==> branch tundra: inputs <==
==> flow/design.v <==
`timescale 1ns / 1ps
module uart_rx(
               input               clk          ,		 
               input               rst_n        ,	
               input               din          ,
               output  reg [7:0]    dout         ,		
               output  reg         dout_vld     
               );
parameter    	   BPS	  =	217;	 
reg   [14:0]        cnt0         ;
wire                add_cnt0     ;
wire                end_cnt0     ;
reg   [ 3:0]        cnt1         ;
wire                add_cnt1     ;
wire                end_cnt1     ;
reg                 rx0          ;	
reg                 rx1          ;	
reg                 rx2          ;	
wire                rx_en        ;
reg                 flag_add     ;
always @ (posedge clk or negedge rst_n) begin
	if(!rst_n) begin
		rx0 <= 1'b1;
        rx1 <= 1'b1;
        rx2 <= 1'b1;
	end
	else begin
		rx0 <= din;
        rx1 <= rx0;
        rx2 <= rx1;
	end
end
assign rx_en = rx2 & ~rx1;	
always @(posedge clk or negedge rst_n)begin
    if(!rst_n)begin
        cnt0 <= 0;
    end
    else if(add_cnt0)begin
        if(end_cnt0)
            cnt0 <= 0;
        else
            cnt0 <= cnt0 + 1;
    end
end
assign add_cnt0 = flag_add;
assign end_cnt0 = add_cnt0 && cnt0==BPS-1 ;
always @(posedge clk or negedge rst_n)begin 
    if(!rst_n)begin
        cnt1 <= 0;
    end
    else if(add_cnt1)begin
        if(end_cnt1)
            cnt1 <= 0;
        else
            cnt1 <= cnt1 + 1;
    end
end
assign add_cnt1 = end_cnt0;
assign end_cnt1 = add_cnt1 && cnt1==9-1 ;  
always @ (posedge clk or negedge rst_n)begin
	if(!rst_n) begin
		flag_add <= 1'b0;
	end
	else if(rx_en) begin		
		flag_add <= 1'b1;	
	end
    else if(end_cnt1) begin		
		flag_add <= 1'b0;	
	end
end
always @ (posedge clk or negedge rst_n)begin
	if(!rst_n) begin
		dout <= 8'd0;
	end
	else if(add_cnt0 && cnt0==BPS/2-1 && cnt1!=0) begin		 
	    dout[cnt1-1]<= rx2 ;
	end
end
always @ (posedge clk or negedge rst_n)begin
	if(!rst_n) begin
		dout_vld <= 1'b0;
	end
    else if(end_cnt1) begin		
		dout_vld <= 1'b1;	
	end
	else begin	
        dout_vld <= 1'b0;			
	end
end
endmodule
`timescale 1ns / 1ps
module uart_tx(
                 input             clk    ,			
                 input             rst_n  ,		
                 input [7:0]       din    ,
                 input             din_vld,	  
                 output reg        rdy    ,   
                 output reg        dout   
             );
parameter         BPS    = 217;
reg   [7:0]       tx_data_tmp;	
reg               flag_add   ;
reg   [14:0]      cnt0       ;
wire              add_cnt0   ;
wire              end_cnt0   ;
reg   [ 3:0]      cnt1       ;
wire              add_cnt1   ;
wire              end_cnt1   ;
wire  [ 9:0]      data       ;
always  @(posedge clk or negedge rst_n)begin
    if(rst_n==1'b0)begin
        flag_add <= 0;
    end
    else if(flag_add==0 && din_vld)begin
        flag_add <= 1;
    end
    else if(end_cnt1)begin
        flag_add <= 0;
    end
end
always @(posedge clk or negedge rst_n)begin
    if(!rst_n)begin
        cnt0 <= 0;
    end
    else if(add_cnt0)begin
        if(end_cnt0)
            cnt0 <= 0;
        else
            cnt0 <= cnt0 + 1;
    end
end
assign add_cnt0 = flag_add;
assign end_cnt0 = add_cnt0 && cnt0==BPS-1 ;
always @(posedge clk or negedge rst_n)begin 
    if(!rst_n)begin
        cnt1 <= 0;
    end
    else if(add_cnt1)begin
        if(end_cnt1)
            cnt1 <= 0;
        else
            cnt1 <= cnt1 + 1;
    end
end
assign add_cnt1 = end_cnt0;
assign end_cnt1 = add_cnt1 && cnt1==10-1 ;
always @ (posedge clk or negedge rst_n) begin
	if(!rst_n) begin
		tx_data_tmp <=8'd0;
	end
	else if(flag_add==1'b0 && din_vld) begin	
		tx_data_tmp <= din;	
	end
end
always @ (posedge clk or negedge rst_n) begin
	if(!rst_n) begin
		dout <= 1'b1;
	end
	else if(add_cnt0 && cnt0==1-1)begin
        dout<= data[cnt1];
    end 
end
assign  data = {1'b1,tx_data_tmp,1'b0};  
always  @(*)begin
    if(din_vld || flag_add)
        rdy = 1'b0;
    else
        rdy = 1'b1;
end
endmodule
module  uart_top(
								input  clk,
								input  rst_n,
								input  din,
								input sw8,
								output  reg  [23:0] pic_out,
								output  reg [16:0] addr,
								output  reg wr_ram,
								output  tx,
								output  reg pic_done,    
								output  reg  pic_download,    
								output  reg [7:0] rgb_led
								);
	wire   dout_vld;
	wire  [7:0] dout;
	reg [3:0] code_p;
	reg  [4:0]  cnt;
	reg  [3:0]  state;
	wire  [3:0]  code;
	wire [7:0]  temp;
	reg [23:0] pic_reg;
	parameter  monitor=0;   
	parameter  second=1 ;
	parameter  third=2 ;
	parameter   fouth=3;
	parameter   fiveth=4;
	parameter   sixth=5;
	parameter   send=6;
	parameter   stop=7;
	assign temp=(dout>8'd57)?(dout-8'd87):(dout-8'd48);
	assign code=temp[3:0];
	always  @ (posedge clk or negedge rst_n)
	    begin
			if  (!rst_n)
			   begin
			      state<=monitor;
				  wr_ram<=1;
				  pic_out<=0;
				  addr<=0;
				  pic_done<=0;
				  end
			else
	case (state)
	monitor:	begin
				   if (dout_vld)
						begin
						    wr_ram<=1;	
							pic_reg[23:20]<=code;
							state<=second;
							code_p<=code;
						end
				 else
				          state<=monitor;
					end
	second:	begin
					if (dout_vld)
							begin
								pic_reg[19:16]<=code;
								state<=third;
								rgb_led<={code_p,code};
							end
					else
							state<=second;
					end
		third:		begin
					if (dout_vld)
						begin
							pic_reg[15:12]<=code;
							state<=fouth;
							code_p<=code;
						end
					else
						state<=third;
					end
		fouth:		begin
					if (dout_vld)
						begin
							pic_reg[11:8]<=code;
							state<=fiveth;
							rgb_led<={code_p,code};
						end
					else
						state<=fouth;
					end
		fiveth:		begin
					if (dout_vld)
						begin
							pic_reg[7:4]<=code;
							state<=sixth;
							code_p<=code;
						end
					else
						state<=fiveth;
					end
        sixth:		begin
					if (dout_vld)
						begin
							pic_reg[3:0]<=code;
							state<=send;
							rgb_led<={code_p,code};
						end
					else
						state<=sixth;
					end
		send: 	 begin
						wr_ram<=0;
						pic_out<=pic_reg;
						if (addr<479)
							begin
								addr<=addr+1;								
								pic_done<=0;
								state<=monitor;
							end
			         else if (addr==479)
					        begin								 
							     addr<=0;		
								 pic_done<=1;
								 state<=stop;								
							end	 
						end
		stop:  begin
					if  (sw8==1)
					    state<=monitor;
					else
						begin
						state<=stop;
						end
				  end
		     endcase
		end
		always  @ (posedge  clk or negedge rst_n)
		    begin
				if (!rst_n)
					cnt<=0;
				else if (state==send)
				    cnt<=cnt+1;
			    else 
					cnt<=cnt;
			end
		always  @ (posedge  clk or negedge rst_n)
			begin
				if (!rst_n)
					pic_download<=1;
		   else if (cnt>=15)
					pic_download<=0;
			else
					pic_download<=1;
			end
		uart_rx #(.BPS(16)) uart_rx(
								.clk(clk),
								.rst_n(rst_n),
								.din(din),
								.dout(dout),
								.dout_vld(dout_vld)
								);
	   uart_tx #(.BPS(16)) uart_tx(
                              .clk(clk)    ,			
                              .rst_n(rst_n)  ,		
							  .din_vld(dout_vld)    ,
							  .din(dout),
							  .dout(tx),
							  .rdy()
							); 
		endmodule 
==> flow/run.sh <==
#!/bin/bash
# the make line also repeats each setting of config.mk as NAME=value (left out here)
make -C /OpenROAD-flow-scripts/flow DESIGN_CONFIG=/design/flow/config.mk WORK_HOME=/design/flow/orfs CLKGATE_MAP_FILE= finish
==> flow/config.mk <==
export PLATFORM = sky130hd
export DESIGN_NAME = uart_top
export DESIGN_NICKNAME = uart_top
export VERILOG_FILES = /design/flow/design.v
export SDC_FILE = /design/flow/constraint.sdc
export NUM_CORES = 4
export LEC_CHECK = 0
export ABC_AREA = 1
export CAP_MARGIN = 0
export CORE_MARGIN = 2
export CORE_UTILIZATION = 72
export CTS_CLUSTER_DIAMETER = 260
export CTS_CLUSTER_SIZE = 72
export GPL_ROUTABILITY_DRIVEN = 1
export GPL_TIMING_DRIVEN = 1
export PLACE_DENSITY = 0.61
export SETUP_SLACK_MARGIN = 0.22
export SLEW_MARGIN = 20
==> flow/constraint.sdc <==
create_clock -name core_clock -period 3.02 [get_ports {clk}]
set_input_delay 0.6040 -clock core_clock [delete_from_list [all_inputs] [get_ports {clk}]]
set_output_delay 0.6040 -clock core_clock [all_outputs]
set_load 0.01 [all_outputs]
==> inputs of branch umber, as changes to branch tundra <==
Settings changed: ABC_AREA 1 to default, CAP_MARGIN 0 to 30, CORE_UTILIZATION 72 to 68, CTS_CLUSTER_SIZE 72 to default, SETUP_SLACK_MARGIN 0.22 to default.
==> flow/constraint.sdc (replaced) <==
create_clock -name core_clock -period 2.26 [get_ports {clk}]
set_input_delay 0.4520 -clock core_clock [delete_from_list [all_inputs] [get_ports {clk}]]
set_output_delay 0.4520 -clock core_clock [all_outputs]
set_load 0.01 [all_outputs]
==> inputs of branch pepper, as changes to branch tundra <==
Settings changed: CORE_UTILIZATION 72 to 68, CTS_CLUSTER_DIAMETER 260 to 90, CTS_CLUSTER_SIZE 72 to default, SETUP_SLACK_MARGIN 0.22 to default.
==> flow/constraint.sdc (replaced) <==
create_clock -name core_clock -period 2.26 [get_ports {clk}]
set_input_delay 0.4520 -clock core_clock [delete_from_list [all_inputs] [get_ports {clk}]]
set_output_delay 0.4520 -clock core_clock [all_outputs]
set_load 0.01 [all_outputs]
==> flow_summary.yaml <==
# physical design summary
run_status:
  so.violations: "negative setup slack"
  status: "failed layout checks"
die:
  nWellTaps: 133
detailed_routing:
  wl_met3_um: 611
final_layout:
  inv_count: 21
  comb_share_pct: 32.6
  buffers: 88
  nClkBuffers: 21
  nonClkBufAreaFrac_pct: 9.82
synthesis:
  yosysTopAreaCellShare_pct: 41.7
  fa_ha_area_share_pct: 4.14
timing:
  fin_ws_ps: -1040
  period_needed_ps: 3300
  finalSetupViolCount: 8
worst_setup_path:
  endpoint: "uart_rx.dout[6]"
  critical_path_buf_inv_count: 2
  crit_chain: "clkinvlp_4 > ha_4 > xor2_4 > or3_4 > ha_1 > or4b_4 > nor4_4 > buf_4 > nand3_4 > nor4_4 > mux2_2"
clock_network:
  cts_setup_buffers: 7
pwr:
  pg_seq_mw: 3.03
That was branch umber.
==> flow_summary.yaml <==
# physical design summary
run_status:
  status: "complete, no violations"
synthesis:
  yosysTopAreaCellShare_pct: 39.6
  fa_ha_area_share_pct: 3.92
die:
  nWellTaps: 133
worst_setup_path:
  critical_path_buf_inv_count: 3
  crit_chain: "inv_4 > ha_4 > inv_1 > nand2_4 > nand2_4 > nor2_4 > nand2_4 > ha_1 > inv_1 > nand2_1 > nor2_2 > nand2_1 > nor2_1 > nand3_2 > nor3_4 > nand2_1 > nand2_1 > nand2_1"
final_layout:
  comb_share_pct: 30.8
  buffers: 66
  nonClkBufAreaFrac_pct: 7.48
timing:
  fin_ws_ps: 362
  period_needed_ps: 2660
pwr:
  pg_seq_mw: 2.27
That was branch tundra.
==> flow_summary.yaml <==
# physical design summary
run_status:
  status: "failed layout checks"
  so.violations: "negative setup slack"
timing:
  finalSetupViolCount: 8
  period_needed_ps: 2640
  fin_ws_ps: -384
worst_setup_path:
  endpoint: "uart_rx.dout[0]"
  crit_chain: "inv_2 > ha_4 > inv_2 > nand2_4 > nand2_4 > nor2_4 > nand2_2 > ha_4 > nand2_1 > nor3_1 > nand3_1 > nand2_1 > nand2_1 > nor2_2 > nand3_1 > nand2_1 > inv_1"
pwr:
  pg_seq_mw: 3.02
final_layout:
  buffers: 88
  inv_count: 99
  nonClkBufAreaFrac_pct: 9.40
  comb_share_pct: 31.6
  nClkBuffers: 21
clock_network:
  cts_setup_buffers: 6
synthesis:
  yosysTopAreaCellShare_pct: 39.6
That was branch pepper.

---

==> inputs of v32 <==
RTL: the design.v shown in full above, as it stands there.
Settings: LEC_CHECK=0, ABC_AREA=1, CAP_MARGIN=0, CORE_MARGIN=2, CORE_UTILIZATION=72, CTS_CLUSTER_DIAMETER=260, CTS_CLUSTER_SIZE=72, GPL_ROUTABILITY_DRIVEN=1, GPL_TIMING_DRIVEN=1, PLACE_DENSITY=0.36, SETUP_SLACK_MARGIN=-0.08, SLEW_MARGIN=20; clock period 2.2 ns.
run.sh (not shown) runs the stock make flow with config.mk's settings and CLKGATE_MAP_FILE=.
==> v1 (differences from v32) <==
==> flow/config.mk (replaced) <==
export PLATFORM = sky130hd
export DESIGN_NAME = uart_top
export DESIGN_NICKNAME = uart_top
export VERILOG_FILES = /design/flow/design.v
export SDC_FILE = /design/flow/constraint.sdc
export NUM_CORES = 4
export LEC_CHECK = 0
export ABC_AREA = 1
export CAP_MARGIN = 20
export CORE_MARGIN = 2
export CORE_UTILIZATION = 72
export CTS_CLUSTER_SIZE = 37
export GPL_ROUTABILITY_DRIVEN = 0
export PLACE_DENSITY = 0.63
export SLEW_MARGIN = 20
==> flow/constraint.sdc (replaced) <==
create_clock -name core_clock -period 2.84 [get_ports {clk}]
set_input_delay 0.5680 -clock core_clock [delete_from_list [all_inputs] [get_ports {clk}]]
set_output_delay 0.5680 -clock core_clock [all_outputs]
set_load 0.01 [all_outputs]
==> v3 (differences from v32) <==
==> flow/config.mk (replaced) <==
export PLATFORM = sky130hd
export DESIGN_NAME = uart_top
export DESIGN_NICKNAME = uart_top
export VERILOG_FILES = /design/flow/design.v
export SDC_FILE = /design/flow/constraint.sdc
export NUM_CORES = 4
export LEC_CHECK = 0
export ABC_AREA = 1
export CAP_MARGIN = 40
export CORE_MARGIN = 2
export CORE_UTILIZATION = 72
export SLEW_MARGIN = 20
export TNS_END_PERCENT = 20
==> flow/constraint.sdc (replaced) <==
create_clock -name core_clock -period 7.49 [get_ports {clk}]
set_input_delay 1.4980 -clock core_clock [delete_from_list [all_inputs] [get_ports {clk}]]
set_output_delay 1.4980 -clock core_clock [all_outputs]
set_load 0.01 [all_outputs]
==> comparison <==
- v3 finished clean. v1 produced a clean layout. v32 ran to the end with violations: negative hold slack, negative setup slack.
- In sequential cell count, v1 and v32 do not differ.
- The lowest routed wire length belongs to v3, the highest to v32.
- Of v3 and v32, v3 has the higher count of clock-buffer cells in the layout (gap 1).
- Die area is the same in v3 and v32.
- In synthesized cell count, v3 and v32 do not differ.
- The lowest hold slack belongs to v32, the highest to v3.
- In area after synthesis, v3 and v32 do not differ.
- The combinational power of v1 is 3.0 times that of v3.
- Against v1, the first-iteration DRC count of v3 is larger by 39%.
- Via count: v32 is higher than v3 (about 13%).
==> figures <==
quantity                                                                                   v32                       v1                       v3
Total of fill cells in the finished design                                                 380                      496                      498
Setup_tns                                                                             -5.09 ns                     0 ns                     0 ns
Half-perimeter wire length after detailed placement                                    9980 µm                  9190 µm                  9520 µm
First element of the critical path                                             uart_rx.cnt1[0]          uart_rx.cnt1[0]             uart_tx.dout
Power per cell area                                                                 994 nW/µm²               696 nW/µm²               263 nW/µm²
Worst Hold Slack                                                                    -0.0111 ns                 0.147 ns                 0.357 ns
Routed wire length                                                                    18500 µm                 14700 µm                 14200 µm
Average detailed-routed wire length per instance                                       18.8 µm                  15.3 µm                  14.9 µm
CP most frequent cell                                                                  nand2_1                  nand2_1                        -
Reg-to-reg slack, setup                                                               -0.68 ns                  0.10 ns                  4.51 ns
Maximum resistive drop on vdd                                                       0.000836 V               0.000727 V               0.000210 V
Critical Path Slowest Stage Cell                                                       dfrtp_2                  dfrtp_1                  dfstp_2
Switching part of the total power                                                        36.0%                    33.2%                    31.4%
Relative slew slack                                                                      53.6%                    43.1%                    46.9%
Result of the run                                                     finished with violations  complete, no violations  complete, no violations
Reasons for failing layout checks                    negative hold slack, negative setup slack                        -                        -
Number of placed instances with taps included                                              944                      923                      920
Buffer count from post-CTS setup fixing                                                      5                        0                        0
Largest net degree at the start of global routing                                          119                      119                       51
Via count                                                                                 5904                     5251                     5239
Worst slack, placed                                                                  -0.413 ns                0.0751 ns                  4.11 ns
OpenROAD warning count                                                                      41                       38                       36
Fraction of met1 tracks used by global routing                                           36.6%                    33.4%                    34.3%

---

==> inputs of v11 <==
// uart_top: RTL as listed in full above, without the edits since
==> flow/config.mk <==
export PLATFORM = sky130hd
export DESIGN_NAME = uart_top
export DESIGN_NICKNAME = uart_top
export VERILOG_FILES = /design/flow/design.v
export SDC_FILE = /design/flow/constraint.sdc
export NUM_CORES = 4
export LEC_CHECK = 0
export ABC_AREA = 1
export CAP_MARGIN = 20
export CELL_PAD_IN_SITES_GLOBAL_PLACEMENT = 1
export CORE_ASPECT_RATIO = 1.28
export CORE_MARGIN = 2
export CORE_UTILIZATION = 18
export CTS_CLUSTER_DIAMETER = 27
export GPL_ROUTABILITY_DRIVEN = 1
export MAX_ROUTING_LAYER = met5
export SLEW_MARGIN = 0
export TNS_END_PERCENT = 75
==> flow/constraint.sdc <==
create_clock -name core_clock -period 2.58 [get_ports {clk}]
set_input_delay 0.5160 -clock core_clock [delete_from_list [all_inputs] [get_ports {clk}]]
set_output_delay 0.5160 -clock core_clock [all_outputs]
set_load 0.01 [all_outputs]
==> v7: changes against v11 <==
==> flow/config.mk (replaced) <==
export PLATFORM = sky130hd
export DESIGN_NAME = uart_top
export DESIGN_NICKNAME = uart_top
export VERILOG_FILES = /design/flow/design.v
export SDC_FILE = /design/flow/constraint.sdc
export NUM_CORES = 4
export LEC_CHECK = 0
export ABC_AREA = 1
export CAP_MARGIN = 20
export CORE_MARGIN = 2
export CORE_UTILIZATION = 72
export CTS_CLUSTER_SIZE = 37
export GPL_ROUTABILITY_DRIVEN = 0
export PLACE_DENSITY = 0.35
export SETUP_SLACK_MARGIN = 0.67
export SLEW_MARGIN = 20
==> flow/constraint.sdc (replaced) <==
create_clock -name core_clock -period 2.31 [get_ports {clk}]
set_input_delay 0.4620 -clock core_clock [delete_from_list [all_inputs] [get_ports {clk}]]
set_output_delay 0.4620 -clock core_clock [all_outputs]
set_load 0.01 [all_outputs]
==> v30: changes against v11 <==
==> flow/config.mk (replaced) <==
export PLATFORM = sky130hd
export DESIGN_NAME = uart_top
export DESIGN_NICKNAME = uart_top
export VERILOG_FILES = /design/flow/design.v
export SDC_FILE = /design/flow/constraint.sdc
export NUM_CORES = 4
export LEC_CHECK = 0
export ABC_AREA = 1
export CAP_MARGIN = 0
export CORE_MARGIN = 2
export CORE_UTILIZATION = 72
export CTS_CLUSTER_DIAMETER = 90
export CTS_CLUSTER_SIZE = 59
export GPL_ROUTABILITY_DRIVEN = 1
export GPL_TIMING_DRIVEN = 1
export PLACE_DENSITY = 0.36
export SLEW_MARGIN = 20
==> flow/constraint.sdc (replaced) <==
create_clock -name core_clock -period 2.26 [get_ports {clk}]
set_input_delay 0.4520 -clock core_clock [delete_from_list [all_inputs] [get_ports {clk}]]
set_output_delay 0.4520 -clock core_clock [all_outputs]
set_load 0.01 [all_outputs]
==> results <==
quantity                                                                                      v11                      v7                       v30
Run status                                                       no timing/DRC/antenna violations  stopped before the end           failed layout checks
Failing step                                                                                    -                 5_1_grt                         -
Layout check failures                                                                           -                       -              setup timing
Non-clk buf share                                                                          8.004%                       -                    8.999%
Endpoint arrival time on the critical path                                                2.77 ns                       -                   3.05 ns
Routed Wire Length                                                                       15070 µm                       -                  17810 µm
Share of the clock period used by the worst path                                           95.37%                       -                    116.1%
Library cell contributing the largest single delay on the critical path  sky130_fd_sc_hd__dfrtp_1                       -  sky130_fd_sc_hd__dfrtp_1
Buffer count from post-CTS setup fixing                                                         0                      30                         1
Instance area after placement                                                            8270 µm²                7901 µm²                  7904 µm²
Layout multi-input combinational cell count                                                   475                       -                       475
Power Total                                                                              6.752 mW                       -                  8.400 mW
WS Path Type                                                                           reg -> reg                       -                reg -> reg
Half-perimeter wire length of the detailed placement result                              10720 µm                10040 µm                   9662 µm
Met2 Routed Length                                                                        7510 µm                       -                   9201 µm
Most repeated library cell on the critical path                          sky130_fd_sc_hd__nand2_1                       -  sky130_fd_sc_hd__nand2_1
Utilization of the core after routing                                                      23.50%                       -                    90.43%
Critical path buffer and inverter count                                                         4                       -                         3
Worst setup timing slack at the placement stage                                        0.01996 ns              -0.3268 ns                -0.3553 ns
Final Critical Period                                                                    2.461 ns                       -                  2.625 ns
Worst relative slew slack                                                                  56.06%                       -                    54.52%
Area inside the core boundary                                                           38310 µm²                9594 µm²                  9594 µm²
Power and IR drop assume default switching activity.
